==> flow/design.v <==
`timescale 1ns / 1ps
module PC(input clk,input rst, 
	input [31:0]jump_address,
	input[31:0] alu_ou_result,
	input [31:0]alu_result,
	input [1:0]pc_source,
	input zero,
	input pcwrite ,
	input pcwrite_cond,
	output reg [31:0] pc_out
    );
	 wire pc_in;
	 assign pc_in=pcwrite||(zero&&pcwrite_cond);
	always@(posedge clk or posedge rst)begin
		if(rst)begin
			pc_out<=0;
		end
		else begin
			if(pc_in)begin
				case(pc_source)
					2'b00:pc_out<=pc_out+1;
					2'b01:pc_out<=alu_ou_result;
					2'b10:pc_out<=jump_address;
					default:pc_out<=alu_result;
				endcase
			end
		end
	end
endmodule
`timescale 1ns / 1ps
module Instruction_reg(input [31:0]instruction,
input IRwrite,
input clk,
input rst,
output reg[5:0]opcode,
output reg[5:0]func,
output reg[31:0]jump_address,
output reg[4:0]rs,
output reg[4:0]rt,
output reg[4:0]rd,
output reg[31:0]signextend
    );
always@(posedge clk or posedge rst)begin
	if(rst)begin
		opcode<=0;
		rs<=0;
		rt<=0;
		rd<=0;
		func<=0;
		jump_address<=0;
		signextend<=0;
	end	
	else begin
		if(IRwrite)begin
			opcode<=instruction[31:26];
			rs<=instruction[25:21];
			rt<=instruction[20:16];
			rd<=instruction[15:11];
			func<=instruction[5:0];
			jump_address<={16'b0, instruction[15:0]};
			signextend<= {{16{instruction[15]}}, instruction[15:0]};
		end	
	end 
end
endmodule
`timescale 1ns / 1ps
module memory_data_register(input [31:0]data_in,
	input clk,input rst,
	output reg [31:0]mdr_result
    );
	always@(posedge clk or posedge rst)begin
		if(rst)begin
			mdr_result<=0;
		end
		else
			mdr_result<=data_in;
	end
endmodule
`timescale 1ns / 1ps
module controlunit (
    input clk,
    input rst,
    input [5:0] opcode,
    output PCWrite,
    output IorD,
    output MemWrite,
    output IRWrite,
    output ALUSrcA,
    output [1:0] ALUSrcB,
    output [1:0] ALUOp,
    output MemtoReg,
    output RegWrite,
    output RegDst,
    output PCWriteCond,
    output MemRead,
    output [1:0] PCSource,
    output Branch
    );
  reg PCWrite_reg, IorD_reg, MemWrite_reg, IRWrite_reg, ALUSrcA_reg, MemtoReg_reg, RegWrite_reg, RegDst_reg, PCWriteCond_reg, MemRead_reg, Branch_reg;
  reg [1:0] PCSource_reg;
  reg [1:0] ALUSrcB_reg;
  reg [1:0] ALUOp_reg;
    reg [3:0] next_state, current_state;
    parameter IDLE = 4'b0000, FETCH = 4'b0001, DECODE = 4'b0010, RTYP1 = 4'b0011, RTYP2 = 4'b0100, LW = 4'b0101,
    LW1 = 4'b0110, LW2 = 4'b0111, SW = 4'b1000, SW1 = 4'b1001, BEQ = 4'b1010, JUMP = 4'b1011;
    always@(posedge clk or posedge rst)
    begin 
        if(rst)
            current_state <= IDLE;
        else
            current_state <= next_state;
    end
    always@(current_state or opcode) begin
        case(current_state)
            IDLE: next_state = FETCH;
            FETCH: next_state= DECODE;
            DECODE: 
                case(opcode)
                    6'b000000: next_state = RTYP1;
                    6'b100011: next_state = LW;
                    6'b101011: next_state = SW;
                    6'b000100: next_state = BEQ;
                    6'b001000: next_state = JUMP;
                    default: next_state = IDLE;
                endcase
            RTYP1: next_state = RTYP2;
            LW: next_state = LW1;
            LW1: next_state = LW2;
            SW: next_state = SW1;
            SW1: next_state = IDLE;
            LW2: next_state = IDLE;
            RTYP2: next_state = IDLE;
            BEQ: next_state = IDLE;
            JUMP: next_state = IDLE;
            default: next_state = IDLE;
        endcase
    end
    always@(current_state)
    begin
            PCWrite_reg = 0;
            IorD_reg = 0;
            MemWrite_reg = 0;
            IRWrite_reg = 0;
            ALUSrcA_reg = 0;
            ALUSrcB_reg = 0;
            ALUOp_reg = 0;
            MemtoReg_reg = 0;
            RegWrite_reg = 0;
            RegDst_reg = 0;
            PCWriteCond_reg = 0;
            MemRead_reg = 0;
            PCSource_reg = 0;
            Branch_reg = 0;
        case(current_state)
            FETCH: begin
                PCWrite_reg = 1;
                IRWrite_reg = 1;
                ALUSrcB_reg = 2'b01;
					 MemRead_reg=1;
            end
            DECODE: begin
                ALUSrcB_reg = 2'b11;
            end
            RTYP1: begin
                ALUSrcA_reg = 1;
                ALUOp_reg = 2'b10;
            end
            RTYP2: begin
                RegDst_reg = 1;
                RegWrite_reg = 1;
            end
            LW, SW: begin
                ALUSrcA_reg = 1;
                ALUSrcB_reg = 2'b10;
            end
            LW1: begin
                IorD_reg = 1;
                MemRead_reg = 1;
            end
            LW2: begin
                MemtoReg_reg = 1;
                RegWrite_reg = 1;
            end
            SW1: begin
                IorD_reg = 1;
                MemWrite_reg = 1;
            end
            BEQ: begin
                ALUSrcA_reg = 1;
                ALUOp_reg = 2'b01;
                PCSource_reg = 2'b01;
                PCWriteCond_reg = 1;
                Branch_reg = 1;
            end
            JUMP: begin
                PCSource_reg = 2'b10;
                PCWrite_reg = 1;
            end
        endcase
    end
    assign PCWrite = PCWrite_reg;
    assign IorD = IorD_reg;
    assign MemWrite = MemWrite_reg;
    assign IRWrite = IRWrite_reg;
    assign ALUSrcA = ALUSrcA_reg;
    assign ALUSrcB = ALUSrcB_reg;
    assign ALUOp = ALUOp_reg;
    assign MemtoReg = MemtoReg_reg;
    assign RegWrite = RegWrite_reg;
    assign RegDst = RegDst_reg;
    assign PCWriteCond = PCWriteCond_reg;
    assign MemRead = MemRead_reg;
    assign PCSource = PCSource_reg;
    assign Branch = Branch_reg;
endmodule
module Registers( input clk,input rst,
	input [4:0]rs,
	input [4:0]rt,
	input [4:0]rd,	
	input regdst,
	input regwrite,
	input memtoreg,
	input[31:0] alu_ou_result,
	input[31:0]mdr_result,
	output reg[31:0]rs_data,
	output reg[31:0]rt_data
    );
	reg [31:0] register [9:0];
	wire [4:0] wa = regdst ? rd : rt;
	always@(*)begin
		if(rst)begin
			rs_data=0;
			rt_data=0;
		end
		else begin
			rs_data=(rs<5'd10)?register[rs]:32'b0;
			rt_data=(rt<5'd10)?register[rt]:32'b0;
		end
	end
	always@(posedge clk)begin
		if(regwrite && wa<5'd10)begin
			if(memtoreg)begin
				register[wa]<=mdr_result;
			end
			else
				register[wa]<=alu_ou_result;
		end
	end
endmodule
module registerA(input clk,input rst, input [31:0]rs_data,
	output reg[31:0]A_out
    );
	always@(posedge clk or posedge rst)begin
		if(rst)
			A_out<=0;
		else
			A_out<=rs_data;
	end
endmodule
module registerB(input clk,input rst, input [31:0]rt_data,
	output reg[31:0]B_out
    );
	always@(posedge clk or posedge rst)begin
		if(rst)
			B_out<=0;
		else
			B_out<=rt_data;
	end
endmodule
module Alu_Control(input clk,input rst,
	input [5:0]func,
	input[1:0]alu_op,
	output reg[3:0] alu_control
    );
	always @(*) begin
    if (rst) begin
        alu_control = 4'b0000;
    end
    else begin
        case (alu_op)
            2'b10: case (func)
                6'b000000: alu_control = 4'b0010;
                6'b000001: alu_control = 4'b0110;
                6'b000010: alu_control = 4'b0000;
                default: alu_control = 4'b0010;
            endcase
            2'b01: alu_control = 4'b0110;
            2'b11: alu_control = 4'b0010;
            default: alu_control = 4'b0010;
        endcase
    end
end
endmodule
module ALU(alu_result,zero,clk,inputA,inputB,signextend,pc,alu_control,alu_src_A,alu_src_B);
  output reg [31:0] alu_result;
  output reg zero;
  input clk;
  input wire [31:0] inputA,inputB;
  input wire [31:0] signextend;
  input wire [31:0]pc;
  input wire [3:0] alu_control;
  input wire alu_src_A;
  input wire [1:0]alu_src_B;
 reg [31:0] input1,input2;
  always@(*)begin
	if(alu_src_A)
		input1=inputA;
	else
		input1=pc;
  end
  always@(*)begin
	case(alu_src_B)
		2'b00:input2=inputB;
		2'b01:input2=1;
		default:input2=signextend;
	endcase	
  end
  always @(*)
      begin
          case (alu_control)
          4'b0010: alu_result = input1 + input2; 
          4'b0110: alu_result = input1 - input2; 
          4'b0000: alu_result = input1 & input2; 
          4'b0001: alu_result = input1 | input2; 
          4'b1100: alu_result = ~(input1 | input2); 
          4'b1001: alu_result = input2 << input1 ; 
          default: alu_result = input1 + input2;
       endcase
      end
  always@(alu_result)       
    begin
      if(alu_result == 32'h0000_0000)
            zero = 1'b1;
        else
            zero = 1'b0;
    end
endmodule
`timescale 1ns / 1ps
module ALUreg(input[31:0]alu_result,
	input clk,input rst,
	output reg[31:0]alu_ou_result
    );
	always@(posedge clk or posedge rst)begin
		if(rst)
			alu_ou_result<=0;
		else
			alu_ou_result<=alu_result;
	end
endmodule
`timescale 1ns / 1ps
module Integration(input clk,
	 input rst,
	 output [31:0]mem_addr,
	 output [31:0]mem_wdata,
	 output mem_we,
	 input [31:0]mem_rdata
 );
 	wire [5:0]func;
	wire [31:0]signextend;
	wire [31:0]rs_data;
	wire [31:0]rt_data;
	 wire [31:0]mdr_result;
	 wire [31:0]A_out;
	  wire [31:0]B_out;
	  wire [31:0]alu_ou_result;
	   wire[3:0]alu_control;
	 wire zero;
	 wire [31:0]instruction;
	 wire [31:0]pc_out;
	 wire [31:0]jump_address;
	 wire [31:0]alu_result;
	 wire [5:0] opcode;
	 wire [4:0] rs;
	 wire [4:0] rt;
	 wire [4:0] rd;
	 wire PCWrite;
	 wire IorD;
	 wire MemWrite;
	 wire IRWrite;
	 wire ALUSrcA;
	 wire [1:0] ALUSrcB;
	 wire [1:0] ALUOp;
	 wire MemtoReg;
	 wire RegWrite;
	 wire RegDst;
	 wire PCWriteCond;
	 wire MemRead;
	 wire [1:0] PCSource;
	 wire Branch;
	assign instruction = mem_rdata;
	assign mem_addr = IorD ? alu_ou_result : pc_out;
	assign mem_wdata = B_out;
	assign mem_we = MemWrite;
PC pc (
    .clk(clk), 
    .rst(rst), 
    .jump_address(jump_address),
    .alu_ou_result(alu_ou_result),
    .alu_result(alu_result),
    .pc_source(PCSource), 
    .zero(zero),
    .pcwrite(PCWrite), 
    .pcwrite_cond(PCWriteCond),
    .pc_out(pc_out)
    );
	Instruction_reg IR (
    .instruction(instruction), 
    .IRwrite(IRWrite), 
    .clk(clk), 
    .rst(rst), 
    .opcode(opcode), 
    .func(func), 
    .jump_address(jump_address), 
    .rs(rs), 
    .rt(rt), 
    .rd(rd), 
    .signextend(signextend)
    );
	 memory_data_register mdr (
    .data_in(mem_rdata), 
    .clk(clk), 
    .rst(rst), 
    .mdr_result(mdr_result)
    );
	 controlunit control (
    .clk(clk), 
    .rst(rst), 
    .opcode(opcode), 
    .PCWrite(PCWrite), 
    .IorD(IorD), 
    .MemWrite(MemWrite), 
    .IRWrite(IRWrite), 
    .ALUSrcA(ALUSrcA), 
    .ALUSrcB(ALUSrcB), 
    .ALUOp(ALUOp), 
    .MemtoReg(MemtoReg), 
    .RegWrite(RegWrite), 
    .RegDst(RegDst), 
    .PCWriteCond(PCWriteCond), 
    .MemRead(MemRead), 
    .PCSource(PCSource), 
    .Branch(Branch)
    );
	Registers registermem (
    .clk(clk), 
    .rst(rst), 
    .rs(rs), 
    .rt(rt), 
    .rd(rd), 
    .regdst(RegDst), 
    .regwrite(RegWrite), 
    .memtoreg(MemtoReg), 
    .alu_ou_result(alu_ou_result), 
    .mdr_result(mdr_result), 
    .rs_data(rs_data), 
    .rt_data(rt_data)
    );
	 registerA Areg (
    .clk(clk), 
    .rst(rst), 
    .rs_data(rs_data), 
    .A_out(A_out)
    );
	 registerB Breg (
    .clk(clk), 
    .rst(rst), 
    .rt_data(rt_data), 
    .B_out(B_out)
    );
	Alu_Control alu_cont(
    .clk(clk), 
    .rst(rst), 
    .func(func), 
    .alu_op(ALUOp), 
    .alu_control(alu_control)
    );
	ALU alu (
    .alu_result(alu_result), 
    .zero(zero), 
	 .clk(clk),
    .inputA(A_out), 
    .inputB(B_out), 
    .signextend(signextend), 
    .pc(pc_out), 
    .alu_control(alu_control), 
    .alu_src_A(ALUSrcA), 
    .alu_src_B(ALUSrcB)
    );
	 ALUreg alureg (
    .alu_result(alu_result), 
    .clk(clk), 
    .rst(rst), 
    .alu_ou_result(alu_ou_result)
    );
endmodule
==> flow/run.sh <==
#!/bin/bash
# the make line also repeats each setting of config.mk as NAME=value (left out here)
make -C /OpenROAD-flow-scripts/flow DESIGN_CONFIG=/design/flow/config.mk WORK_HOME=/design/flow/orfs CLKGATE_MAP_FILE= finish
==> flow/config.mk <==
export PLATFORM = sky130hd
export DESIGN_NAME = Integration
export DESIGN_NICKNAME = Integration
export VERILOG_FILES = /design/flow/design.v
export SDC_FILE = /design/flow/constraint.sdc
export NUM_CORES = 4
export LEC_CHECK = 0
export ABC_AREA = 1
export CAP_MARGIN = 20
export CORE_MARGIN = 2
export CORE_UTILIZATION = 64
export SLEW_MARGIN = 20
==> flow/constraint.sdc <==
create_clock -name core_clock -period 4.63 [get_ports {clk}]
set_input_delay 0.9260 -clock core_clock [delete_from_list [all_inputs] [get_ports {clk}]]
set_output_delay 0.9260 -clock core_clock [all_outputs]
set_load 0.01 [all_outputs]
==> run notes, run 1 <==
Results of the flow run.

The worst register-to-register path depth is 36. The worst hold slack after final layout stands at 0.5117 ns. The area share of and/or/nand/nor cells after synthesis stands at 21.23%. The share of the Yosys chip area taken by registers is 51.86%. The maximum clock skew at final layout stands at 0.02190 ns. The area fraction in xor and xnor cells stands at 1.033%. The share of synthesized registers carrying an async set or reset stands at 37.98%. On the reported timing paths, the clock transition at the registers reads 0.06 ns. The overall die area stands at 45410 µm². The placer's final routability congestion estimate stands at 1.051. The highest layer touched by signal routing is met5.

Setup repair after global routing could not meet its margin everywhere. The pre-CTS setup slack stands at -0.6635 ns. Per the post-synthesis report, the number of cells in the design is 3310.

The floorplan die height stands at 213.1 µm. The via count of the first global-routing pass came to 27210. TritonCTS built the clock tree.

The critical path is of the flip-flop to flip-flop type. The register-to-register setup slack stands at -0.34 ns. Total global-route track usage over all layers is 46.04%. The number of cells on the worst hold path stands at 1. The H-tree was split into 2 levels. After synthesis, the largest family of logic cells by area is simple AND/OR/NAND/NOR gates. The routed design could run at a clock period as short as 4.969 ns.

In this build the clock could be raised as far as 0.2013 GHz. Per the detail_route report, DRC violations left total 0. The data required time reported for the critical path is 5.18 ns. The critical path ends at pc.pc_out[4]$_DFFE_PP0P_. The first-pass GRT wire length stands at 156200 µm. In this run the clock root is driven by a sky130_fd_sc_hd__clkbuf_16. By count the netlist is led by sky130_fd_sc_hd__nand2_1 (863), sky130_fd_sc_hd__inv_1 (348), sky130_fd_sc_hd__edfxtp_1 (320).

In this run the most critical hold path is launched from IR.rs[4]$_DFFE_PP0P_. 99 I/O pins were placed. The count of buffering cells on the critical path with inverters included stands at 6. The HPWL after detailed placement stands at 66980 µm.

The filler-free cell count of the finished design stands at 4272. The total congestion overflow after global routing stands at 0. For reference, the critical path is launched at control.current_state[0]$_DFF_PP0_. For this block, the routed nets add up to 105000 µm of wire.

The OpenROAD warning count stands at 41. The met1 wire length stands at 36290 µm. Entering global routing, the biggest net connects 235 pins. The worst register-to-register path ends at pc.pc_out[4]$_DFFE_PP0P_.

The post-detailed-route count of antenna-violating nets stands at 0. The net count after synthesis is 3383. The flow ran to the end, but the layout failed its checks. The path with the worst hold slack has its endpoint at IR.rs[4]$_DFFE_PP0P_. From left edge to right edge, the die measures 213.1 µm.

The worst slew slack as a fraction of its limit stands at 24.46%. The worst setup path is launched from a flip-flop. The floorplan step records an initial core utilization of 64.96%.

In this run, placement finished with an instance count of 4138. The main area contributors are sky130_fd_sc_hd__edfxtp_1 (34%), sky130_fd_sc_hd__dfrtp_1 (18%), sky130_fd_sc_hd__nand2_1 (12%).

The mux contribution to synthesized area stands at 0.6438%. Per the skew report, the later register of the worst-skew pair sees a clock latency of 0.63 ns. Using the TritonRoute via totals, the vias-per-cell ratio works out to 6.607. The layout checks failed on negative setup slack.

The startpoint identified for the worst register-to-register timing path is control.current_state[0]$_DFF_PP0_. Summed over all instances, the cell type with the most area after synthesis is sky130_fd_sc_hd__edfxtp_1. The critical-path maximum fanout stands at 5. After Yosys synthesis, AND-OR and OR-AND compound gates account for 16.06% of the synthesized area. Across the run, the number of max-cap violations was 0.

After routing, the total negative slack on setup checks comes to -10.04 ns. The post-detailed-route wirelength per cell stands at 24.59 µm. The number of buffers created by CTS stands at 51.

Yosys reports a chip area of 27980 µm². The share of the core filled with cells stands at 80.09%. The slew at the pin with the worst max-slew slack stands at 1.133 ns. The detailed-routed wire length on met3 stands at 15450 µm. The count of port buffers added during placement stands at 98.

The number of warning messages in the yosys log stands at 10. The total iterations of the first detailed-routing run stands at 8. The most frequently used library cell after synthesis is sky130_fd_sc_hd__nand2_1. The setup slack of the critical path after layout stands at -0.3386 ns. The count of final hold-check violations stands at 0. The number of enable flip-flop cells stands at 320. The final net count stands at 3716.

The number of sinks on the clock net stands at 516. The commonest register cell is sky130_fd_sc_hd__edfxtp_1. The synthesis-to-finish area growth stands at 23.29%.

The count of distinct cell types in the synthesized netlist stands at 59. After synthesis the netlist holds a flip-flop and latch count of 516. Per the layout report, the design carries 2616 filler cells.

OpenROAD reports that the post-layout worst path occupies 107.3% of the period. At the worst endpoint, the arrival time is 5.52 ns. The detailed router reports a met2 wire length of 45830 µm.

The maximum cell stage delay along the critical path stands at 0.40 ns. The cell depth of the worst setup path stands at 36. Averaged over all synthesized cells, the footprint is 8.454 µm². The area of the mapped netlist stands at 27980 µm². For this design, the slowest cell found on the critical path is sky130_fd_sc_hd__dfrtp_1. Per the synthesis report, the adder-cell share of the synthesized area is 1.771%. The post-CTS hold buffer count recorded in the log is 0. The longest clock path from root to sink contains 3 buffers. The timing report attributes the biggest portion of critical-path delay to simple AND/OR/NAND/NOR gates.

The core outline area stands at 43080 µm². The initial antenna violation count stands at 5. The share of synthesized area in the top cell type comes to 34.34%. The number of DRC markers after the initial detailed-route iteration stands at 5310. The row count stands at 76. The timing report shows the most common cell along the critical path to be sky130_fd_sc_hd__nand2_2. The worst hold path belongs to the class flip-flop to flip-flop. After synthesis, the design contains 3310 cells according to Yosys.

For this block, the via count after detailed routing is 28230. The worst setup path is captured at a flip-flop. The final max-slew violation count recorded for this run is 0.

The final setup violation count stands at 32.
routing by layer:
metal / global-route usage, % / vias up
met3: 12.41 / 694
li1: - / 11980
met4: 26.28 / 2
met5: 0 / -
met2: 70.12 / 2565
met1: 59.74 / 12980
area by class of cell:
cell class              instances  area [µm²]  area share, %
flip-flops and latches        516       14530          42.10
multi-input cells            2259       12240          35.46
repair buffers                453        3846          11.15
clock buffers                  60        1376          3.989
inverters                     362        1365          3.957
well taps                     585       732.0          2.122
clock inverters                35       415.4          1.204
diodes                          2       5.005        0.01451
through the flow:
step,cell area [µm²]
CTS,34090
global placement,31570
detailed placement,31570
floorplan,27990
finish,34500
global route,34500
repair_timing:
action                     CTS  global route
pin swaps                   44            44
gates cloned                 2             2
setup endpoints to repair   34            35
buffers inserted            29             4
gates resized              137            98
==> run 2: changes to the inputs <==
Settings changed: ABC_AREA 1 to not set, CAP_MARGIN 20 to 0, CORE_UTILIZATION 64 to 72, CTS_CLUSTER_DIAMETER set to 305, CTS_CLUSTER_SIZE set to 13, HOLD_SLACK_MARGIN set to 0.29, PLACE_DENSITY_LB_ADDON set to 0.15, SETUP_SLACK_MARGIN set to 0.27, SLEW_MARGIN 20 to 40.
Clock period 4.63 ns to 2.02 ns, I/O delays scaled along.
==> run 2 against run 1 <==
  * The flow now stops in clock tree synthesis
  * Die area down 13%
  * Synthesized area is 2.1% lower
  * Synthesized cell count shrank 35%
==> run notes, run 2 <==
Physical design

The area of the mapped netlist is 27400 µm² (-2.1%). The starting density of the core came to 72.92% (+8.0 points). Grouping non-sequential cells by family puts the most area in multiplexers.

The number of warning messages in the yosys log stands at 10 (unchanged). The number of top-level pins stands at 99 (unchanged). The run stopped with a tool error. For reference, the top cells by area after synthesis are sky130_fd_sc_hd__edfxtp_1 (35%), sky130_fd_sc_hd__dfrtp_1 (18%), sky130_fd_sc_hd__mux4_2 (11%). The number of cells after detailed placement was 3167 (-23%). The area fraction in full adders, half adders and majority gates stands at 1.808% (+0.038 points). The synthesized chip area reported by yosys stands at 27400 µm² (-2.1%). The fraction of the yosys area taken by sequential cells is 52.97% (+1.1 points). The number of enable flip-flop cells was 320 (unchanged).

The area share of and/or/nand/nor cells after synthesis stands at 8.713% (-13 points). In the synthesized netlist the dominant register cell turns out to be sky130_fd_sc_hd__edfxtp_1. The total cells reported by yosys after synthesis was 2150 (-35%). The area share of the largest cell type after synthesis came to 35.07% (+0.73 points).

The HPWL after detailed placement came to 76140 µm (+14%). The net count of the mapped netlist stands at 2223 (-34%). The overall die area stands at 39630 µm² (-13%). The cell type that accounts for the most area after synthesis is sky130_fd_sc_hd__edfxtp_1. The area fraction in xor and xnor cells was 1.694% (+0.66 points). The average size of a mapped cell stands at 12.74 µm² (+51%). Progress stopped at clock tree synthesis. The area fraction in compound gates came to 13.65% (-2.4 points). The horizontal die size stands at 199.1 µm (-6.6%). The flip-flop and latch count after synthesis stands at 516 (unchanged). The mux contribution to synthesized area is 18.42% (+18 points). After synthesis, the most frequently instantiated cells are sky130_fd_sc_hd__edfxtp_1 (320), sky130_fd_sc_hd__dfrtp_1 (196), sky130_fd_sc_hd__a211oi_1 (137).

The floorplan die height stands at 199.1 µm (-6.6%). The share of synthesized registers carrying an async set or reset is 37.98% (unchanged). The placer's final routability congestion estimate stands at 1.086 (+3.4%). The count of distinct cell types in the synthesized netlist is 86 (+46%). The number of cells produced by synthesis came to 2150 (-35%). The first error in the log reads "[ERROR DPL-0033] detailed placement checks failed during check placement".

The total placed instance area stands at 33490 µm² (+6.1%). The row count stands at 71 (-6.6%). The count of port buffers added during placement stands at 98 (unchanged).

Among all cell types in the netlist, the one instantiated most often is sky130_fd_sc_hd__edfxtp_1. The core outline area stands at 37580 µm² (-13%).
==> run 2: through the flow <==
| stage | setup TNS (ns) | hold WS (ns) | setup WS (ns) |
|---|---|---|---|
| floorplan | -957.12 | 0.4354 | -5.490 |
| global placement | -691.56 | 0.5061 | -3.869 |
| detailed placement | -789.94 | 0.5089 | -4.241 |
==> run 3: changes to the inputs <==
Settings changed: CAP_MARGIN 0 to 20, CORE_ASPECT_RATIO set to 0.57, CORE_UTILIZATION 72 to 70, CTS_CLUSTER_DIAMETER 305 to not set, CTS_CLUSTER_SIZE 13 to 40, HOLD_SLACK_MARGIN 0.29 to not set, PLACE_DENSITY_LB_ADDON 0.15 to not set, SETUP_SLACK_MARGIN 0.27 to 1.35, SLEW_MARGIN 40 to 20.
Clock period 2.02 ns to 5.74 ns, I/O delays scaled along.
==> run 3 against run 2 <==
  * Now fails the layout checks on max-capacitance violations, max-slew violations, negative setup slack
  * Synthesized area unchanged
  * Synthesized cell count unchanged
  * Die area increased by 3.0%
==> run notes, run 3 <==
Results of the flow run.

The run finished, with violations left. The violated checks flagged are max-capacitance violations, max-slew violations, negative setup slack. Global routing consumed, over all layers together, 54.06% of the routing resources. For the worst setup path, the data arrival time is 6.75 ns. The maximum clock skew at final layout stands at 0.03763 ns. The tally of max-capacitance violations stands at 1.

The number of top-level pins stands at 99 (unchanged). The flip-flop and latch count after synthesis came to 516 (unchanged). The H-tree depth stands at 2. The overall routed net length stands at 119400 µm.

Per the synthesis report, the dominant area consumer among library cells is sky130_fd_sc_hd__edfxtp_1.

The number of buffers created by CTS stands at 45. Counting instances, the worst hold path has a depth of 2. The clock insertion delay at the later pin of the skew report stands at 0.63 ns. Counting I/O delays and the setup requirement, the final critical path takes 6.273 ns. According to the finish report, the design has a final net count of 2536. The area fraction in xor and xnor cells came to 1.694% (unchanged).

CTS placed an instance of sky130_fd_sc_hd__clkbuf_16 at the clock tree root. The path depth of the worst reg2reg path stands at 33. The worst setup path is launched from a flip-flop. The synthesis-to-finish area growth stands at 24.85%. The pre-CTS setup slack came to -0.5672 ns (+3.674 ns).

For the worst min-delay path, the startpoint reported by OpenROAD is pc.pc_out[15]$_DFFE_PP0P_. For reference, the top cells by area after synthesis are sky130_fd_sc_hd__edfxtp_1 (35%), sky130_fd_sc_hd__dfrtp_1 (18%), sky130_fd_sc_hd__mux4_2 (11%). The clock-pin transition on the worst setup and hold timing paths stands at 0.08 ns. The number of DRC markers after the initial detailed-route iteration stands at 6524. The first global-routing pass estimated 159900 µm of wire. The area share of the largest cell type after synthesis was 35.07% (unchanged).

For the worst reg-to-reg path, the startpoint reported by OpenROAD is control.current_state[1]$_DFF_PP0_. Max-slew check failures listed in the final report amount to 2. The detailed router placed 25840 vias in this run. The synthesized chip area reported by yosys stands at 27400 µm² (unchanged).

The final cell area excluding filler cells stands at 34210 µm². The pin count of the biggest net entering global routing stands at 82. For the worst setup path, the data required time is 6.21 ns. In this run the remaining antenna-violating nets after routing total 0.

The number of cells after detailed placement is 2857 (-9.8%). The register-to-register setup slack stands at -0.53 ns. The area fraction in compound gates was 13.65% (unchanged). The placer's final routability congestion estimate came to 1.029 (-5.3%). The path class of the tightest hold or removal check is flip-flop to flip-flop.

TritonCTS built the clock tree. The via count normalized by instance count stands at 8.577. The number of warning messages in the yosys log stands at 10 (unchanged). The endpoint identified for the worst register-to-register timing path is pc.pc_out[31]$_DFFE_PP0P_. The total congestion overflow after global routing stands at 0. For reference, the critical path is launched at control.current_state[1]$_DFF_PP0_. The net count of the mapped netlist stands at 2223 (unchanged). The starting density of the core stands at 71.27% (-1.6 points). For this design, the sink count on the clock tree is 516. The core outline area is 38440 µm² (+2.3%).

The total cells reported by yosys after synthesis stands at 2150 (unchanged). The floorplan die height was 153.4 µm (-23%). Cells fill 88.98% of the core in the end. In the post-route analysis, the smallest setup slack over all paths is -0.5332 ns.

The share of the clock period used by the worst path stands at 109.3%. The area of the mapped netlist is 27400 µm² (unchanged). For this run the top cell type by instance count after synthesis was sky130_fd_sc_hd__edfxtp_1.

Per the CTS log, the buffer count on the longest clock path is 3. The count of distinct cell types in the synthesized netlist came to 86 (unchanged). The setup path with the least slack is of type flip-flop to flip-flop.

The row count stands at 54 (-24%). The via count of the first global-routing pass came to 24650. The critical path runs through a total of 33 cells.

The filler-free cell count of the finished design stands at 3013. The cell family contributing the most delay on the critical path is AND-OR/OR-AND gates. The initial antenna violation count came to 17. The average size of a mapped cell came to 12.74 µm² (unchanged). OpenSTA lists the critical path endpoint as pc.pc_out[31]$_DFFE_PP0P_. The number of enable flip-flop cells stands at 320 (unchanged). The mux contribution to synthesized area stands at 18.42% (unchanged). Looking at the hold checks, the worst path lands on pc.pc_out[15]$_DFFE_PP0P_. The total placed instance area came to 30640 µm² (-8.5%).

Looking at the cell usage after synthesis, the top flip-flop cell is sky130_fd_sc_hd__edfxtp_1. The HPWL after detailed placement was 64930 µm (-15%). The share of synthesized registers carrying an async set or reset came to 37.98% (unchanged).

The area share of and/or/nand/nor cells after synthesis came to 8.713% (unchanged). The highest clock rate this design can be run at is 0.1594 GHz. The slowest stage of the critical path is the sky130_fd_sc_hd__dfrtp_1 cell. The number of cells produced by synthesis stands at 2150 (unchanged). In this run the tightest slew margin relative to its limit is -30.02%. The overall die area is 40800 µm² (+3.0%). For this run, the final setup violation count is recorded as 32.

The count of buffering cells on the critical path with inverters included stands at 12. The horizontal die size stands at 266.1 µm (+34%). Counting stages on the worst path, the most repeated cell is sky130_fd_sc_hd__buf_4. In this design, the stage delay of the slowest critical-path cell is 0.45 ns. Among the non-sequential cells, multiplexers take the most area. The post-detailed-route wirelength per cell stands at 39.61 µm.

The synthesis run shows the most used standard cells to be sky130_fd_sc_hd__edfxtp_1 (320), sky130_fd_sc_hd__dfrtp_1 (196), sky130_fd_sc_hd__a211oi_1 (137). For the pin with the worst max-slew slack, the measured transition is 1.939 ns. Warnings raised by the tools during the run amount to 35. STA classifies the critical path endpoint as a flip-flop. The count of unresolved DRC violations after routing stands at 0. The total iterations of the first detailed-routing run stands at 15. The fraction of the yosys area taken by sequential cells stands at 52.97% (unchanged).

Per the layout report, the design carries 1487 filler cells. Setup repair after global routing could not meet its margin everywhere.

The area fraction in full adders, half adders and majority gates stands at 1.808% (unchanged). The count of port buffers added during placement came to 98 (unchanged). The count of final hold-check violations stands at 0. The report shows a maximum critical-path fanout of 7.

## run 3: metal layers
metal | global-route usage, % | vias to the layer above | share of wire [%]
met2 | 76.91 | 3542 | 40
met5 | 0.3525 | - | 0.23
met3 | 23.31 | 1294 | 19
li1 | - | 9093 | -
met1 | 66.80 | 11900 | 30
met4 | 38.26 | 20 | 11
## run 3: what timing repair did
item | 4_1_cts | 5_1_grt
buffers inserted | 48 | 10
gates resized | 291 | 61
setup endpoints to repair | 85 | 82
gates cloned | 3 | 0
hold buffers | 0 | 0
pin swaps | 107 | 33
## run 3: area by class of cell
| type | count | area [µm²] | area share [%] |
|---|---|---|---|
| Multi-Input combinational cell | 1445 | 13710 | 40.07 |
| Antenna cell | 11 | 27.53 | 0.08047 |
| Sequential cell | 516 | 14530 | 42.47 |
| Clock buffer | 56 | 1199 | 3.504 |
| Clock inverter | 26 | 234.0 | 0.6840 |
| Timing Repair Buffer | 409 | 3704 | 10.83 |
| Tap cell | 504 | 630.6 | 1.843 |
| Inverter | 46 | 176.4 | 0.5157 |
## run 3: through the flow
stage / hold slack (ns) / TNS (ns)
2_1_floorplan: 0.4818 / -108.33
3_3_place_gp: 0.5031 / -7.210
3_5_place_dp: 0.5262 / -15.77
4_1_cts: 0.5423 / -0.08438
5_1_grt: 0.5965 / -19.41
6_report: 0.5351 / -15.12
==> run 4: changes to the inputs <==
Settings changed: CORE_ASPECT_RATIO 0.57 to not set, CORE_UTILIZATION 70 to 68, CTS_CLUSTER_SIZE 40 to not set, SETUP_SLACK_MARGIN 1.35 to -0.44.
Clock period 5.74 ns to 5.62 ns, I/O delays scaled along.
==> run 4 against run 3 <==
  * The layout fails its checks (negative setup slack)
  * Critical path depth down 5
  * Wire length down 13%
  * Register-to-register slack better by 0.22 ns
  * Synthesized area unchanged
  * Die area up 2.7%
==> run notes, run 4 <==
Results of the flow run.

The area fraction in full adders, half adders and majority gates was 1.808% (unchanged). Per the hold report, the tightest min-delay path originates at pc.pc_out[15]$_DFFE_PP0P_. The area fraction in compound gates stands at 13.65% (unchanged). STA classifies the critical path endpoint as a flip-flop. The tree is rooted in a sky130_fd_sc_hd__clkbuf_16.

The area of the mapped netlist stands at 27400 µm² (unchanged). The synthesis stats list as the most numerous cell sky130_fd_sc_hd__edfxtp_1. The number of top-level pins was 99 (unchanged). The area share of the largest cell type after synthesis was 35.07% (unchanged). In the post-synthesis netlist, the biggest area contributors are sky130_fd_sc_hd__edfxtp_1 (35%), sky130_fd_sc_hd__dfrtp_1 (18%), sky130_fd_sc_hd__mux4_2 (11%). The horizontal die size stands at 204.7 µm (-23%). The flow ran to the end, but the layout failed its checks.

For this design, the slowest cell found on the critical path is sky130_fd_sc_hd__dfrtp_1. The final setup violation count stands at 32 (unchanged). The slew at the pin with the worst max-slew slack is 1.055 ns (-0.8835 ns). The global-route total usage across every layer stands at 49.91% (-4.2 points). The HPWL after detailed placement came to 63620 µm (-2.0%).

The tally of max-capacitance violations was 0 (-1). The worst register-to-register path ends at pc.pc_out[28]$_DFFE_PP0P_. The highest achievable clock rate was 0.1686 GHz (+5.8%). The capture point of the critical path was reported as pc.pc_out[28]$_DFFE_PP0P_. The number of fillers in the final layout stands at 1986 (+34%).

The row count stands at 73 (+35%). The clock insertion delay at the later pin of the skew report stands at 0.60 ns (-0.03 ns). The setup TNS after final layout stands at -8.054 ns (+7.066 ns). The maximum count of clock buffers along a single path stands at 3 (unchanged). The worst slew slack as a fraction of its limit stands at 29.24% (+59 points). The synthesis-to-finish area growth stands at 19.09%. The initial antenna violation count came to 13 (-4). The H-tree depth is 2 (unchanged). The overall routed net length was 103800 µm (-13%).

The worst setup path is launched from a flip-flop. Note that the worst hold path type here is flip-flop to flip-flop.

The critical-path maximum fanout is 13 (+6). TritonCTS built the clock tree.

The cell depth of the worst setup path stands at 28 (-15%). The overall die area stands at 41920 µm² (+2.7%). The total congestion overflow after global routing stands at 0 (unchanged). The first-pass GRT wire length stands at 152000 µm (-4.9%). The data arrival time of the worst path was 6.39 ns (-0.36 ns).

The share of the clock period used by the worst path stands at 105.6% (-3.7 points). Among all flip-flop cells after synthesis, the most frequent one is sky130_fd_sc_hd__edfxtp_1. The number of cells on the worst hold path is 2 (unchanged).

The fraction of the yosys area taken by sequential cells came to 52.97% (unchanged). The total placed instance area stands at 30800 µm² (+0.53%). The final cell area excluding filler cells was 32630 µm² (-4.6%). The area fraction in xor and xnor cells was 1.694% (unchanged). The count of final hold-check violations stands at 0 (unchanged). The pin count of the biggest net entering global routing stands at 73 (-11%). The count of distinct cell types in the synthesized netlist stands at 86 (unchanged).

The path depth of the worst reg2reg path was 28 (-15%). The OpenROAD warning count is 34 (-2.9%). The post-detailed-route count of antenna-violating nets stands at 0 (unchanged).

Setup repair after global routing could not meet its margin everywhere. The number of sinks on the clock net came to 516 (unchanged). sky130_fd_sc_hd__edfxtp_1 takes more of the synthesized area than any other cell. The final net count stands at 2504 (-1.3%). The clock-pin transition on the worst setup and hold timing paths was 0.07 ns (about the same).

The share of synthesized registers carrying an async set or reset stands at 37.98% (unchanged). The starting density of the core is 68.96% (-2.3 points). Grouping non-sequential cells by family puts the most area in multiplexers. The area share of and/or/nand/nor cells after synthesis stands at 8.713% (unchanged). The maximum clock skew at final layout stands at 0.02278 ns (-0.01485 ns). The number of enable flip-flop cells stands at 320 (unchanged). The count of port buffers added during placement stands at 98 (unchanged). The average size of a mapped cell stands at 12.74 µm² (unchanged). The synthesized chip area reported by yosys was 27400 µm² (unchanged). The via count normalized by instance count is 7.884 (-8.1%).

The flip-flop and latch count after synthesis came to 516 (unchanged). The worst path required time stands at 6.08 ns (-0.13 ns). By count the netlist is led by sky130_fd_sc_hd__edfxtp_1 (320), sky130_fd_sc_hd__dfrtp_1 (196), sky130_fd_sc_hd__a211oi_1 (137).

The maximum cell stage delay along the critical path was 0.39 ns (-0.06 ns). In this design, the largest share of critical-path delay is due to buffers and inverters. The core outline area stands at 39730 µm² (+3.3%). The via count stands at 23640 (-8.5%). The number of DRC markers after the initial detailed-route iteration was 4212 (-35%). The net count of the mapped netlist is 2223 (unchanged).

The via count of the first global-routing pass is 23140 (-6.1%). The number of cells produced by synthesis was 2150 (unchanged). Per the timing report, the most critical flop-to-flop path originates at control.current_state[0]$_DFF_PP0_. The mux contribution to synthesized area came to 18.42% (unchanged). The setup slack of the critical path after layout was -0.3120 ns (+0.2212 ns). The worst hold slack after final layout came to 0.5369 ns (+0.001808 ns). The timing report shows the most common cell along the critical path to be sky130_fd_sc_hd__buf_4. The number of warning messages in the yosys log is 10 (unchanged). The layout checks failed on negative setup slack.

The pre-CTS setup slack stands at -0.5796 ns (-0.01243 ns). According to the timing report, the critical path is launched from control.current_state[0]$_DFF_PP0_. The placer's final routability congestion estimate came to 1.003 (-2.5%).

The final period demand of the worst path is 5.932 ns (-0.3412 ns). The critical path is of the flip-flop to flip-flop type.

The post-detailed-route wirelength per cell stands at 34.61 µm (-13%). The number of buffers created by CTS stands at 47 (+4.4%). The count of unresolved DRC violations after routing stands at 0 (unchanged). The total cells reported by yosys after synthesis was 2150 (unchanged). The path with the worst hold slack has its endpoint at pc.pc_out[15]$_DFFE_PP0P_. The count of buffering cells on the critical path with inverters included was 12 (unchanged). The register-to-register setup slack stands at -0.31 ns (+0.22 ns). The floorplan die height was 204.7 µm (+33%). The number of max-slew violations in the final report came to 0 (-2). The total iterations of the first detailed-routing run was 7 (-8).
## run 4: repair_timing
| item | 4_1_cts | 5_1_grt |
|---|---|---|
| hold buffers | 0 | 0 |
| setup buffers | 0 | 10 |
| pin swaps | 0 | 26 |
| setup endpoints to repair | 30 | 32 |
| resized | 3 | 54 |
## run 4: through the flow
step,std cells,util (%)
2_1_floorplan,2150,-
3_3_place_gp,2900,77.52
3_5_place_dp,2900,77.52
4_1_cts,2987,81.32
5_1_grt,2994,82.09
6_report,2999,82.13
## run 4: routing by layer
metal	vias to the layer above	track usage [%]	share of wire, %
li1	8996	-	-
met3	791	17.56	16
met5	-	0	0.088
met2	2711	75.24	44
met4	14	28.49	8.4
met1	11130	63.23	32
## run 4: final cells by class
type                    instances  area, µm²  area share [%]
multi-input cells            1445      12640           38.75
clock buffers                  65       1284           3.934
flip-flops and latches        516      14530           44.53
diodes                          5      12.51         0.03835
repair buffers                375       3123           9.571
inverters                      46      176.4          0.5407
well taps                     525      656.9           2.013
clock inverters                22      205.2          0.6289
==> run 5: changes to the inputs <==
Settings changed: CAP_MARGIN 20 to 15, CORE_UTILIZATION 68 to 65, CTS_CLUSTER_SIZE set to 41, SETUP_SLACK_MARGIN -0.44 to 1.59, SLEW_MARGIN 20 to 35.
Clock period 5.62 ns to 5.43 ns, I/O delays scaled along.
==> run 5 against run 4 <==
  * Still fails the layout checks on negative setup slack
  * Sequential share of layout area is 3.6 points lower
  * Wire length is 0.23% higher
  * Register-to-register slack worse by 0.03 ns
  * Worst setup slack worse by 0.035 ns
  * Via count is 0.69% lower
  * Global-route usage is 4.3 points lower
  * Synthesized area stayed put
  * Final area is 8.7% higher
==> run notes, run 5 <==
Results of the flow run.

The via count of the first global-routing pass was 22580 (-2.4%). The overall die area stands at 43810 µm² (+4.5%). The via count came to 23480 (-0.69%). The overall routed net length stands at 104000 µm (+0.23%). The register-to-register setup slack stands at -0.35 ns (-0.03 ns). The share of the core filled with cells came to 84.93% (+2.8 points). Ranked by instance count, the synthesized netlist is headed by sky130_fd_sc_hd__edfxtp_1 (320), sky130_fd_sc_hd__dfrtp_1 (196), sky130_fd_sc_hd__a211oi_1 (137).

The post-detailed-route count of antenna-violating nets stands at 0 (unchanged). The net count of the mapped netlist stands at 2223 (unchanged). The horizontal die size stands at 209.3 µm (+2.2%). The number of cells on the worst hold path is 1 (-1).

Sorting the Yosys area breakdown by cell type puts at the top sky130_fd_sc_hd__edfxtp_1. The area fraction in full adders, half adders and majority gates stands at 1.808% (unchanged). The area share of the largest cell type after synthesis stands at 35.07% (unchanged). The area fraction in compound gates was 13.65% (unchanged). The worst slew slack as a fraction of its limit stands at 37.76% (+8.5 points). A clean result was blocked by negative setup slack. The number of DRC markers after the initial detailed-route iteration is 3490 (-17%). The clock insertion delay at the later pin of the skew report stands at 0.61 ns (about the same).

After synthesis, the cell types taking the most area are sky130_fd_sc_hd__edfxtp_1 (35%), sky130_fd_sc_hd__dfrtp_1 (18%), sky130_fd_sc_hd__mux4_2 (11%). The timing report attributes the biggest portion of critical-path delay to simple AND/OR/NAND/NOR gates. TritonCTS built the clock tree. The tree is rooted in a sky130_fd_sc_hd__clkbuf_16. For hold timing, the worst endpoint is IR.opcode[5]$_DFFE_PP0P_. The initial antenna violation count came to 5 (-8).

The via count normalized by instance count stands at 7.509 (-4.8%). The tally of max-capacitance violations stands at 0 (unchanged). Routed signal wires occupy layers up through met5. The share of synthesized registers carrying an async set or reset stands at 37.98% (unchanged).

The setup slack of the critical path after layout stands at -0.3468 ns (-0.03476 ns). The area fraction in xor and xnor cells is 1.694% (unchanged). In this design, the critical path's most frequently occurring cell is sky130_fd_sc_hd__buf_6. The area share of and/or/nand/nor cells after synthesis stands at 8.713% (unchanged).

The total cells reported by yosys after synthesis stands at 2150 (unchanged). The share of the clock period used by the worst path was 106.4% (+0.83 points). The number of enable flip-flop cells came to 320 (unchanged).

The synthesized chip area reported by yosys is 27400 µm² (unchanged). In this run the most critical hold path is launched from IR.opcode[5]$_DFFE_PP0P_. The maximum cell stage delay along the critical path stands at 0.51 ns (+0.12 ns).

The critical path starts at control.current_state[1]$_DFF_PP0_. The count of unresolved DRC violations after routing is 0 (unchanged).

The fraction of the yosys area taken by sequential cells came to 52.97% (unchanged). The maximum count of clock buffers along a single path came to 3 (unchanged). The count of port buffers added during placement is 98 (unchanged). For the worst reg-to-reg path, the startpoint reported by OpenROAD is control.current_state[1]$_DFF_PP0_.

The worst path required time was 5.87 ns (-0.21 ns). Sorting the synthesis cell report by count puts at the top sky130_fd_sc_hd__edfxtp_1. The flow measured a signed area growth from synthesis to layout of 29.44%. The final period demand of the worst path stands at 5.777 ns (-0.1552 ns). The number of sinks on the clock net came to 516 (unchanged). In the synthesized netlist, the dominant kind of combinational cell is multiplexers. The final setup violation count stands at 32 (unchanged).

The area of the mapped netlist stands at 27400 µm² (unchanged). The number of warning messages in the yosys log stands at 10 (unchanged). The count of distinct cell types in the synthesized netlist is 86 (unchanged).

The cell depth of the worst setup path was 27 (-3.6%). The critical path's slowest stage uses the library cell sky130_fd_sc_hd__or4_4. The maximum clock skew at final layout came to 0.03786 ns (+0.01508 ns). The placer's final routability congestion estimate is 1.026 (+2.3%).

The number of buffers created by CTS was 48 (+2.1%). The detailed-routed wire length on met3 came to 13770 µm (-15%). The average size of a mapped cell stands at 12.74 µm² (unchanged). The pre-CTS setup slack stands at -0.7093 ns (-0.1297 ns). The number of top-level pins stands at 99 (unchanged).

The mux contribution to synthesized area stands at 18.42% (unchanged). The path class of the tightest hold or removal check is flip-flop to flip-flop.

The worst register-to-register path ends at pc.pc_out[5]$_DFFE_PP0P_. The pin count of the biggest net entering global routing stands at 98 (+34%). The OpenROAD warning count stands at 36 (+5.9%). The count of buffering cells on the critical path with inverters included stands at 7 (-5). The number of cells after detailed placement is 2951 (+1.8%).

The HPWL after detailed placement stands at 61610 µm (-3.2%). Setup repair after global routing could not meet its margin everywhere. The number of cells produced by synthesis stands at 2150 (unchanged). The clock-pin transition on the worst setup and hold timing paths stands at 0.06 ns (about the same). STA classifies the critical path startpoint as a flip-flop.

The hold buffer count at cts came to 0 (unchanged). The capture point of the critical path was reported as pc.pc_out[5]$_DFFE_PP0P_. The post-detailed-route wirelength per cell came to 33.27 µm (-3.9%). The floorplan die height came to 209.3 µm (+2.2%). The critical-path maximum fanout stands at 5 (-8). The highest achievable clock rate stands at 0.1731 GHz (+2.7%). The data arrival time of the worst path came to 6.21 ns (-0.18 ns). The path depth of the worst reg2reg path came to 27 (-3.6%). The most used flip-flop cell after synthesis is sky130_fd_sc_hd__edfxtp_1. The global-route total usage across every layer was 45.63% (-4.3 points). The worst setup path is of the flip-flop to flip-flop kind. The slew at the pin with the worst max-slew slack is 0.9302 ns (-0.1248 ns). The number of fillers in the final layout came to 1981 (-0.25%). The count of final hold-check violations was 0 (unchanged). The met2 wire length stands at 48410 µm (+5.9%). The met1 wire length stands at 34670 µm (+4.8%). The number of max-slew violations in the final report stands at 0 (unchanged).

The filler-free cell count of the finished design came to 3127 (+4.3%). The flow ran to the end, but the layout failed its checks. The first-pass GRT wire length was 146800 µm (-3.4%). The final net count is 2621 (+4.7%). The worst setup path is captured at a flip-flop.

The flip-flop and latch count after synthesis is 516 (unchanged). The setup TNS after final layout is -9.603 ns (-1.549 ns). The total congestion overflow after global routing stands at 0 (unchanged).

The total iterations of the first detailed-routing run stands at 8 (+1). The starting density of the core stands at 65.61% (-3.3 points). The core outline area is 41760 µm² (+5.1%).

The row count stands at 75 (+2.7%). The H-tree depth is 2 (unchanged).
## run 5: repair_timing
item	4_1_cts	5_1_grt
endpoints found under the hold margin	0	0
pin swaps	119	51
setup endpoints to repair	111	230
resized	429	172
buffers inserted	49	33
gates cloned	4	0
## run 5: routing by layer
metal,global-route usage [%],vias up
li1,-,9223
met1,60.41,11360
met2,73.43,2319
met3,9.786,574
met4,20.94,6
met5,0,-
## run 5: final cells by class
cell class	count	area, µm²	share of cell area [%]
antenna	1	2.502	0.007056
sequential	516	14530	40.97
clock buffer	65	1336	3.768
timing repair buffer	491	4469	12.60
tap	539	674.4	1.902
clock inverter	24	250.2	0.7056
multi-input combinational	1445	14020	39.53
inverter	46	181.4	0.5116
## run 5: through the flow
stage / instance area (µm²) / hold WS [ns]
final: 35470 / 0.5412
after global routing: 35460 / 0.5623
after CTS: 34430 / 0.5400
after detailed placement: 31170 / 0.5210
after global placement: 31140 / 0.5171
after floorplan: 27550 / 0.4818
==> run 6: changes to the inputs <==
Settings changed: CAP_MARGIN 15 to 20, CORE_UTILIZATION 65 to 57, CTS_CLUSTER_SIZE 41 to not set, SETUP_SLACK_MARGIN 1.59 to 1.05, SLEW_MARGIN 35 to 20.
Clock period 5.43 ns to 4.22 ns, I/O delays scaled along.
==> run 6 against run 5 <==
  * Still fails the layout checks on negative setup slack
  * Count of clock-buffer cells in the layout up 3
  * Final area rose by 1.4%
  * Hold slack worse by 0.0023 ns
  * Non-clock buffer count rose by 77
  * Sequential share of layout area decreased by 0.57 points
  * Clock skew is 0.014 ns lower
  * Utilization fell by 9.3 points
  * Synthesized area is the same
  * Critical path depth down 2
  * Synthesized cell count unchanged
  * Die area is 14% higher
  * Highest routed layer is now met4
==> run notes, run 6 <==
Results of the flow run.

Setup repair after global routing could not meet its margin everywhere. The path depth of the worst reg2reg path stands at 25 (-7.4%). The area fraction in full adders, half adders and majority gates came to 1.808% (unchanged). The maximum count of clock buffers along a single path came to 3 (unchanged). The count of distinct cell types in the synthesized netlist stands at 86 (unchanged). The mux contribution to synthesized area came to 18.42% (unchanged). The average size of a mapped cell was 12.74 µm² (unchanged). The row count came to 80 (+6.7%).

The setup TNS after final layout stands at -52.35 ns (-42.75 ns). The clock-pin transition on the worst setup and hold timing paths stands at 0.07 ns (about the same). The post-detailed-route count of antenna-violating nets stands at 0 (unchanged). STA shows the worst min-delay path finishing at IR.opcode[1]$_DFFE_PP0P_. The first-pass GRT wire length stands at 135400 µm (-7.8%). The total congestion overflow after global routing stands at 0 (unchanged). The area growth from synthesis to layout is 31.26%. The maximum clock skew at final layout stands at 0.02382 ns (-0.01404 ns).

The net count of the mapped netlist stands at 2223 (unchanged). The global-route total usage across every layer came to 36.58% (-9.1 points). The count of final hold-check violations stands at 0 (unchanged). The overall die area stands at 49840 µm² (+14%).

The H-tree depth came to 2 (unchanged). The final period demand of the worst path stands at 5.752 ns (-0.02437 ns). The data arrival time of the worst path was 6.22 ns (about the same). The placer's final routability congestion estimate stands at 1.020 (-0.58%). The area share of the largest cell type after synthesis stands at 35.07% (unchanged). The highest achievable clock rate came to 0.1738 GHz (+0.42%). The maximum cell stage delay along the critical path came to 0.47 ns (-0.04 ns). Looking at the gate-level netlist, the highest instance count belongs to sky130_fd_sc_hd__edfxtp_1. STA classifies the critical path startpoint as a flip-flop. The post-detailed-route wirelength per cell was 28.11 µm (-16%). The final cell area excluding filler cells stands at 35960 µm² (+1.4%).

The area share of and/or/nand/nor cells after synthesis came to 8.713% (unchanged). Per STA, the endpoint of the critical path is pc.pc_out[11]$_DFFE_PP0P_. Among the non-sequential cells, multiplexers take the most area. The filler-free cell count of the finished design was 3281 (+4.9%). The via count came to 21960 (-6.5%). Looking at the reg2reg group, the worst path starts from control.current_state[1]$_DFF_PP0_.

The fraction of the yosys area taken by sequential cells stands at 52.97% (unchanged). The total iterations of the first detailed-routing run stands at 5 (-3). The met1 global-route usage stands at 52.40% (-8.0 points). The share of the clock period used by the worst path stands at 136.3% (+30 points). The cell depth of the worst setup path stands at 25 (-7.4%). Counting stages on the worst path, the most repeated cell is sky130_fd_sc_hd__buf_6. The synthesized chip area reported by yosys stands at 27400 µm² (unchanged). In the post-synthesis netlist, the biggest area contributors are sky130_fd_sc_hd__edfxtp_1 (35%), sky130_fd_sc_hd__dfrtp_1 (18%), sky130_fd_sc_hd__mux4_2 (11%). The share of synthesized registers carrying an async set or reset is 37.98% (unchanged). The pin count of the biggest net entering global routing stands at 79 (-19%). The number of cells after detailed placement was 3119 (+5.7%). The number of max-slew violations in the final report is 0 (unchanged). The area fraction in xor and xnor cells stands at 1.694% (unchanged). According to the hold report, the worst path is of the flip-flop to flip-flop type.

For reference, the top cells by count after synthesis are sky130_fd_sc_hd__edfxtp_1 (320), sky130_fd_sc_hd__dfrtp_1 (196), sky130_fd_sc_hd__a211oi_1 (137). TritonCTS built the clock tree. According to the timing report, the critical path is launched from control.current_state[1]$_DFF_PP0_. The count of unresolved DRC violations after routing came to 0 (unchanged). The setup path with the least slack is of type flip-flop to flip-flop. For this run, the leading register cell type out of synthesis is sky130_fd_sc_hd__edfxtp_1. The number of top-level pins was 99 (unchanged).

On the critical path the largest part of the delay comes from AND-OR/OR-AND gates. The worst path required time stands at 4.69 ns (-1.18 ns). The horizontal die size was 223.3 µm (+6.7%).

The fraction of met2 tracks used by global routing stands at 57.30% (-16 points). The worst setup path is captured at a flip-flop. The flip-flop and latch count after synthesis was 516 (unchanged).

The number of buffers created by CTS came to 49 (+2.1%). The register-to-register setup slack is -1.53 ns (-1.19 ns). The hold buffer count at cts was 0 (unchanged). The final setup violation count is 50 (+56%).

The timing report shows that the slowest cell on the worst path is sky130_fd_sc_hd__o41a_1. The initial antenna violation count is 0 (-5). The core outline area came to 47550 µm² (+14%).

The number of enable flip-flop cells is 320 (unchanged). The area of the mapped netlist came to 27400 µm² (unchanged). The setup slack of the critical path after layout stands at -1.532 ns (-1.186 ns).

The HPWL after detailed placement is 63230 µm (+2.6%). The count of port buffers added during placement stands at 98 (unchanged). The number of warning messages in the yosys log stands at 10 (unchanged). The number of cells produced by synthesis came to 2150 (unchanged). The layout checks failed on negative setup slack.

The final net count is 2699 (+3.0%). The clock insertion delay at the later pin of the skew report stands at 0.58 ns (-0.03 ns). The share of the core filled with cells stands at 75.64% (-9.3 points). Looking at the reg2reg group, the worst path ends at pc.pc_out[11]$_DFFE_PP0P_. The global router reports that the layer with the highest usage is met2.

The count of buffering cells on the critical path with inverters included stands at 5 (-2). The tally of max-capacitance violations stands at 0 (unchanged). The total placed instance area stands at 31970 µm² (+2.6%). The via count of the first global-routing pass is 21620 (-4.3%). The number of sinks on the clock net is 516 (unchanged).

The critical-path maximum fanout was 5 (unchanged). The number of DRC markers after the initial detailed-route iteration came to 2423 (-31%). In this run the most critical hold path is launched from IR.opcode[1]$_DFFE_PP0P_. The total cells reported by yosys after synthesis stands at 2150 (unchanged). The met3 usage in global routing stands at 6.282% (-3.5 points). The via count normalized by instance count stands at 6.692 (-11%).

The flow ran to the end, but the layout failed its checks. The worst slew slack as a fraction of its limit stands at 35.47% (-2.3 points).

The cell type that accounts for the most area after synthesis is sky130_fd_sc_hd__edfxtp_1. The floorplan die height came to 223.3 µm (+6.7%). In this run the clock root is driven by a sky130_fd_sc_hd__clkbuf_16. The overall routed net length stands at 92220 µm (-11%).

The starting density of the core was 57.63% (-8.0 points). The OpenROAD warning count stands at 35 (-2.8%). The slew at the pin with the worst max-slew slack stands at 0.9680 ns (+0.03780 ns).

The area fraction in compound gates stands at 13.65% (unchanged). The number of cells on the worst hold path came to 1 (unchanged).
run 6: layout make-up:
type	instances	area (µm²)
Clock buffer	68	1390
Sequential cell	516	14530
Clock inverter	22	191.4
Inverter	46	180.2
Fill cell	3016	11580
Antenna cell	1	2.502
Multi-Input combinational cell	1445	13790
Timing Repair Buffer	568	5106
Tap cell	615	769.5
run 6: routing by layer:
layer	up-vias	wire, µm
li1	9386	-
met1	11120	37560
met2	1240	42940
met3	210	8339
met4	0	3378
met5	-	0
run 6: metrics by stage:
step | setup slack [ns] | hold WS, ns
after floorplan | -3.730 | 0.4818
after global placement | -1.832 | 0.5086
after detailed placement | -1.956 | 0.5217
after CTS | -1.313 | 0.5361
after global routing | -1.768 | 0.5748
final | -1.532 | 0.5389
run 6: repair_timing:
action | in CTS | in global routing
gates cloned | 4 | 0
resized | 403 | 160
pin swaps | 91 | 69
buffers inserted | 44 | 23
endpoints found under the setup margin | 671 | 735
==> run 7: changes to the inputs <==
Settings changed: CORE_UTILIZATION 57 to 70, CTS_CLUSTER_SIZE set to 13, PLACE_DENSITY_LB_ADDON set to 0.02, SETUP_SLACK_MARGIN 1.05 to 0.59.
Clock period 4.22 ns to 2.02 ns, I/O delays scaled along.
==> run 7 against run 6 <==
  * The run now fails in global routing
  * Synthesized cell count unchanged
  * Die area shrank 18%
  * Synthesized area is the same
==> run notes, run 7 <==
Physical design

Of all cell types, the one taking the most synthesized area is sky130_fd_sc_hd__edfxtp_1. According to the logs, the last stage reached was global routing. The total cells reported by yosys after synthesis stands at 2150 (unchanged).

The floorplan die height stands at 201.8 µm (-9.6%). The starting density of the core stands at 70.90% (+13 points). The area fraction in compound gates came to 13.65% (unchanged). Ranked by instance count, the synthesized netlist is headed by sky130_fd_sc_hd__edfxtp_1 (320), sky130_fd_sc_hd__dfrtp_1 (196), sky130_fd_sc_hd__a211oi_1 (137).

Among all cell types in the netlist, the one instantiated most often is sky130_fd_sc_hd__edfxtp_1. The flip-flop and latch count after synthesis stands at 516 (unchanged). The hold buffer count at cts came to 0 (unchanged). The HPWL after detailed placement was 76260 µm (+21%). The number of sinks on the clock net stands at 516 (unchanged). The run stopped with a tool error. The number of buffers created by CTS stands at 49 (unchanged). The row count came to 72 (-10%). The net count of the mapped netlist stands at 2223 (unchanged).

The area of the mapped netlist stands at 27400 µm² (unchanged). The count of distinct cell types in the synthesized netlist was 86 (unchanged). The fraction of the yosys area taken by sequential cells stands at 52.97% (unchanged). The core outline area was 38650 µm² (-19%). The average size of a mapped cell is 12.74 µm² (unchanged). The number of top-level pins is 99 (unchanged). The number of cells produced by synthesis was 2150 (unchanged). The placer's final routability congestion estimate stands at 1.098 (+7.7%). The area fraction in xor and xnor cells was 1.694% (unchanged). The area fraction in full adders, half adders and majority gates was 1.808% (unchanged). The synthesized chip area reported by yosys stands at 27400 µm² (unchanged).

The H-tree depth stands at 2 (unchanged). The mux contribution to synthesized area stands at 18.42% (unchanged). The total placed instance area stands at 33640 µm² (+5.2%). The number of warning messages in the yosys log is 10 (unchanged).

The synthesis report lists the most area-consuming cells as sky130_fd_sc_hd__edfxtp_1 (35%), sky130_fd_sc_hd__dfrtp_1 (18%), sky130_fd_sc_hd__mux4_2 (11%). The tool reported: "[ERROR GRT-0116] Global routing finished with congestion. Check the congestion regions in the DRC Viewer". Looking at the cell usage after synthesis, the top flip-flop cell is sky130_fd_sc_hd__edfxtp_1.

The area share of the largest cell type after synthesis stands at 35.07% (unchanged). The horizontal die size stands at 201.8 µm (-9.6%). Looking at the clock tree report, the root buffer type is sky130_fd_sc_hd__clkbuf_16. The total congestion overflow after global routing stands at 129. The area share of and/or/nand/nor cells after synthesis was 8.713% (unchanged). The overall die area is 40740 µm² (-18%).

In the synthesized netlist, the dominant kind of combinational cell is multiplexers. The number of enable flip-flop cells stands at 320 (unchanged). The maximum count of clock buffers along a single path is 3 (unchanged). The count of port buffers added during placement stands at 98 (unchanged).

The share of synthesized registers carrying an async set or reset stands at 37.98% (unchanged). Total global-route track usage over all layers is 85.17%.
-- run 7: metrics by stage --
step / setup slack, ns / cells / utilization [%] / hold WS, ns / TNS [ns]
3_5_place_dp: -4.068 / 3183 / 87.05 / 0.5297 / -853.73
3_3_place_gp: -3.814 / 3183 / 87.05 / 0.5065 / -646.20
4_1_cts: -3.632 / 3320 / 95.53 / 0.2848 / -743.18
2_1_floorplan: -5.490 / 2150 / - / 0.4354 / -957.12
-- run 7: metal layers --
| metal | GRT overflow | global-route usage [%] |
|---|---|---|
| met1 | 4 | 86.92 |
| met2 | 60 | 95.64 |
| met3 | 8 | 74.02 |
| met4 | 57 | 85.77 |
| met5 | 0 | 45.00 |
-- run 7: repair_timing --
item                       4_1_cts
resized                        360
cloned                           2
pin swaps                      102
buffers inserted                51
setup endpoints to repair     1016
